Setup of rev 12:
// pow_5_pipe
module pow_5_pipe
(
    input             clock,
    input      [17:0] n,
    output reg [17:0] n_pow_5
);
    reg [17:0] n_1, n_2, n_3;
    reg [17:0] n_pow_2, n_pow_3, n_pow_4;
    always @(posedge clock)
    begin
        n_1 <= n;
        n_2 <= n_1;
        n_3 <= n_2;
        n_pow_2 <= n * n;
        n_pow_3 <= n_pow_2 * n_1;
        n_pow_4 <= n_pow_3 * n_2;
        n_pow_5 <= n_pow_4 * n_3;
    end
endmodule
export LEC_CHECK = 0
export ABC_AREA = 0
export CAP_MARGIN = 35
export CELL_PAD_IN_SITES_DETAIL_PLACEMENT = 1
export CELL_PAD_IN_SITES_GLOBAL_PLACEMENT = 3
export CORE_MARGIN = 3
export CORE_UTILIZATION = 18
export GPL_ROUTABILITY_DRIVEN = 1
export GPL_TIMING_DRIVEN = 0
export MAX_ROUTING_LAYER = met4
export MIN_ROUTING_LAYER = met2
export PLACE_DENSITY_LB_ADDON = 0.28
export SLEW_MARGIN = 40
create_clock -name core_clock -period 6.33 [get_ports {clock}]
run.sh (not shown) runs the stock make flow with config.mk's settings and CLKGATE_MAP_FILE=.
Rev 12 finished all stages; the layout is clean.
[inputs] rev 13 vs rev 12
Settings: swapping 40 for 20 in SLEW_MARGIN; clearing GPL_TIMING_DRIVEN, which used to be 0; clearing PLACE_DENSITY_LB_ADDON, which used to be 0.28; clearing CELL_PAD_IN_SITES_DETAIL_PLACEMENT, which used to be 1; swapping 35 for 20 in CAP_MARGIN; clearing ABC_AREA, which used to be 0; swapping 3 for 2 in CORE_MARGIN; clearing MAX_ROUTING_LAYER, which used to be met4; clearing GPL_ROUTABILITY_DRIVEN, which used to be 1; swapping 18 for 40 in CORE_UTILIZATION; clearing MIN_ROUTING_LAYER, which used to be met2; clearing CELL_PAD_IN_SITES_GLOBAL_PLACEMENT, which used to be 3; swapping 6.33 for 5.21 in the clock period (ns, I/O delays scaled along).
## What came out
Summary of rev 12 and rev 13: one run falls short of a clean finish, namely rev 13. The flow for rev 13 finished, though final verification flagged setup timing. Taking rev 12 as the reference, in rev 13 area of the core shrank by 64000 µm². After detailed routing, rev 12 needs more wire than rev 13.


Starting RTL as in the previous note.
==> flow/config.mk <==
export PLATFORM = sky130hd
export DESIGN_NAME = pow_5_pipe
export DESIGN_NICKNAME = pow_5_pipe
export VERILOG_FILES = /design/flow/design.v
export SDC_FILE = /design/flow/constraint.sdc
export NUM_CORES = 4
export LEC_CHECK = 0
export CAP_MARGIN = 0
export CORE_ASPECT_RATIO = 0.92
export CORE_MARGIN = 2
export CORE_UTILIZATION = 72
export CTS_CLUSTER_DIAMETER = 380
export CTS_CLUSTER_SIZE = 15
export GPL_ROUTABILITY_DRIVEN = 0
export PLACE_DENSITY_LB_ADDON = 0.02
export SETUP_SLACK_MARGIN = -0.46
export SLEW_MARGIN = 40
==> flow/constraint.sdc <==
create_clock -name core_clock -period 4.52 [get_ports {clock}]
set_input_delay 0.9040 -clock core_clock [delete_from_list [all_inputs] [get_ports {clock}]]
set_output_delay 0.9040 -clock core_clock [all_outputs]
set_load 0.01 [all_outputs]
The starting point completed and failed the layout checks on negative setup slack.
Change:
Settings changed: CAP_MARGIN 0 to 20, CORE_ASPECT_RATIO 0.92 to not set, CORE_UTILIZATION 72 to 40, CTS_CLUSTER_DIAMETER 380 to not set, CTS_CLUSTER_SIZE 15 to not set, GPL_ROUTABILITY_DRIVEN 0 to not set, PLACE_DENSITY_LB_ADDON 0.02 to not set, SETUP_SLACK_MARGIN -0.46 to not set, SLEW_MARGIN 40 to 20.
Clock period 4.52 ns to 6.4 ns, I/O delays scaled along.
Result: With this change the flow ran to the end with no violations; clock skew stays flat; setup slack gains 0.91 ns; cell area is lower by 10%; utilization is lower by 44 points; wire length is lower by 21%; non-clock buffer count is lower by 267; cell count is higher by 1.6%; critical path depth stays the same; sequential share of layout area is higher by 0.62 points.

--- another note on this design; it stands on its own ---

==> inputs of 09-24 <==
==> flow/design.v <==
module pow_5_pipe
(
    input             clock,
    input      [17:0] n,
    output reg [17:0] n_pow_5
);
    reg [17:0] n_1, n_2, n_3;
    reg [17:0] n_pow_2, n_pow_3, n_pow_4;
    always @(posedge clock)
    begin
        n_1 <= n;
        n_2 <= n_1;
        n_3 <= n_2;
        n_pow_2 <= n * n;
        n_pow_3 <= n_pow_2 * n_1;
        n_pow_4 <= n_pow_3 * n_2;
        n_pow_5 <= n_pow_4 * n_3;
    end
endmodule
==> flow/run.sh <==
#!/bin/bash
# the make line also repeats each setting of config.mk as NAME=value (left out here)
make -C /OpenROAD-flow-scripts/flow DESIGN_CONFIG=/design/flow/config.mk WORK_HOME=/design/flow/orfs CLKGATE_MAP_FILE= finish
==> flow/config.mk <==
export PLATFORM = sky130hd
export DESIGN_NAME = pow_5_pipe
export DESIGN_NICKNAME = pow_5_pipe
export VERILOG_FILES = /design/flow/design.v
export SDC_FILE = /design/flow/constraint.sdc
export NUM_CORES = 4
export LEC_CHECK = 0
export CAP_MARGIN = 0
export CORE_ASPECT_RATIO = 0.92
export CORE_MARGIN = 2
export CORE_UTILIZATION = 72
export CTS_CLUSTER_DIAMETER = 380
export CTS_CLUSTER_SIZE = 15
export GPL_ROUTABILITY_DRIVEN = 0
export PLACE_DENSITY_LB_ADDON = 0.02
export SETUP_SLACK_MARGIN = -0.46
export SLEW_MARGIN = 40
==> flow/constraint.sdc <==
create_clock -name core_clock -period 4.58 [get_ports {clock}]
set_input_delay 0.9160 -clock core_clock [delete_from_list [all_inputs] [get_ports {clock}]]
set_output_delay 0.9160 -clock core_clock [all_outputs]
set_load 0.01 [all_outputs]
==> 03-14: changes against 09-24 <==
- CORE_ASPECT_RATIO: 0.92 -> unset
- CTS_CLUSTER_DIAMETER: 380 -> 210
- CTS_CLUSTER_SIZE: 15 -> unset
- GPL_ROUTABILITY_DRIVEN: 0 -> unset
- SETUP_SLACK_MARGIN: -0.46 -> -0.36
- SLEW_MARGIN: 40 -> 20
==> flow/constraint.sdc (replaced) <==
create_clock -name core_clock -period 4.31 [get_ports {clock}]
set_input_delay 0.8620 -clock core_clock [delete_from_list [all_inputs] [get_ports {clock}]]
set_output_delay 0.8620 -clock core_clock [all_outputs]
set_load 0.01 [all_outputs]
==> 12-12: changes against 09-24 <==
- ABC_AREA: unset -> 1
- CAP_MARGIN: 0 -> 20
- CORE_ASPECT_RATIO: 0.92 -> 1.43
- CTS_CLUSTER_DIAMETER: 380 -> unset
- CTS_CLUSTER_SIZE: 15 -> 10
- GPL_ROUTABILITY_DRIVEN: 0 -> unset
- PLACE_DENSITY_LB_ADDON: 0.02 -> unset
- SETUP_SLACK_MARGIN: -0.46 -> unset
- SLEW_MARGIN: 40 -> 20
==> flow/constraint.sdc (replaced) <==
create_clock -name core_clock -period 4.27 [get_ports {clock}]
set_input_delay 0.8540 -clock core_clock [delete_from_list [all_inputs] [get_ports {clock}]]
set_output_delay 0.8540 -clock core_clock [all_outputs]
set_load 0.01 [all_outputs]
==> metrics.cfg <==
[status]
outcome=complete, but fails checks
failed_layout_checks=negative setup slack

[critical_path]
worstSetupPathType=primary input to flip-flop

[timing]
fin_ws_ns=-0.8592
setup_viol=35

[placed_design]
dpl-instance-area_um2=24220

[yosys]
synth-area-yosys_um2=21150

[clock_tree]
clkLatencyLatePin_ns=0.46

(the above is from 03-14)
==> metrics.cfg <==
[placed_design]
dpl-instance-area_um2=26260

[status]
last-stage-reached=global routing
run.stop_error=[ERROR GRT-0232] Routing congestion too high. Check the congestion heatmap in the GUI.
outcome=aborted with a tool error

[grt]
grt.busiest_layer=met2

[clock_tree]
max-clock-path-buffers=2

[yosys]
synth-area-yosys_um2=22680
synth.cellmix.compoundShare=0.02295

(the above is from 12-12)
==> metrics.cfg <==
[status]
failed_layout_checks=negative setup slack
outcome=complete, but fails checks

[timing]
setup_viol=29
fin_ws_ns=-0.5711

(the above is from 09-24)
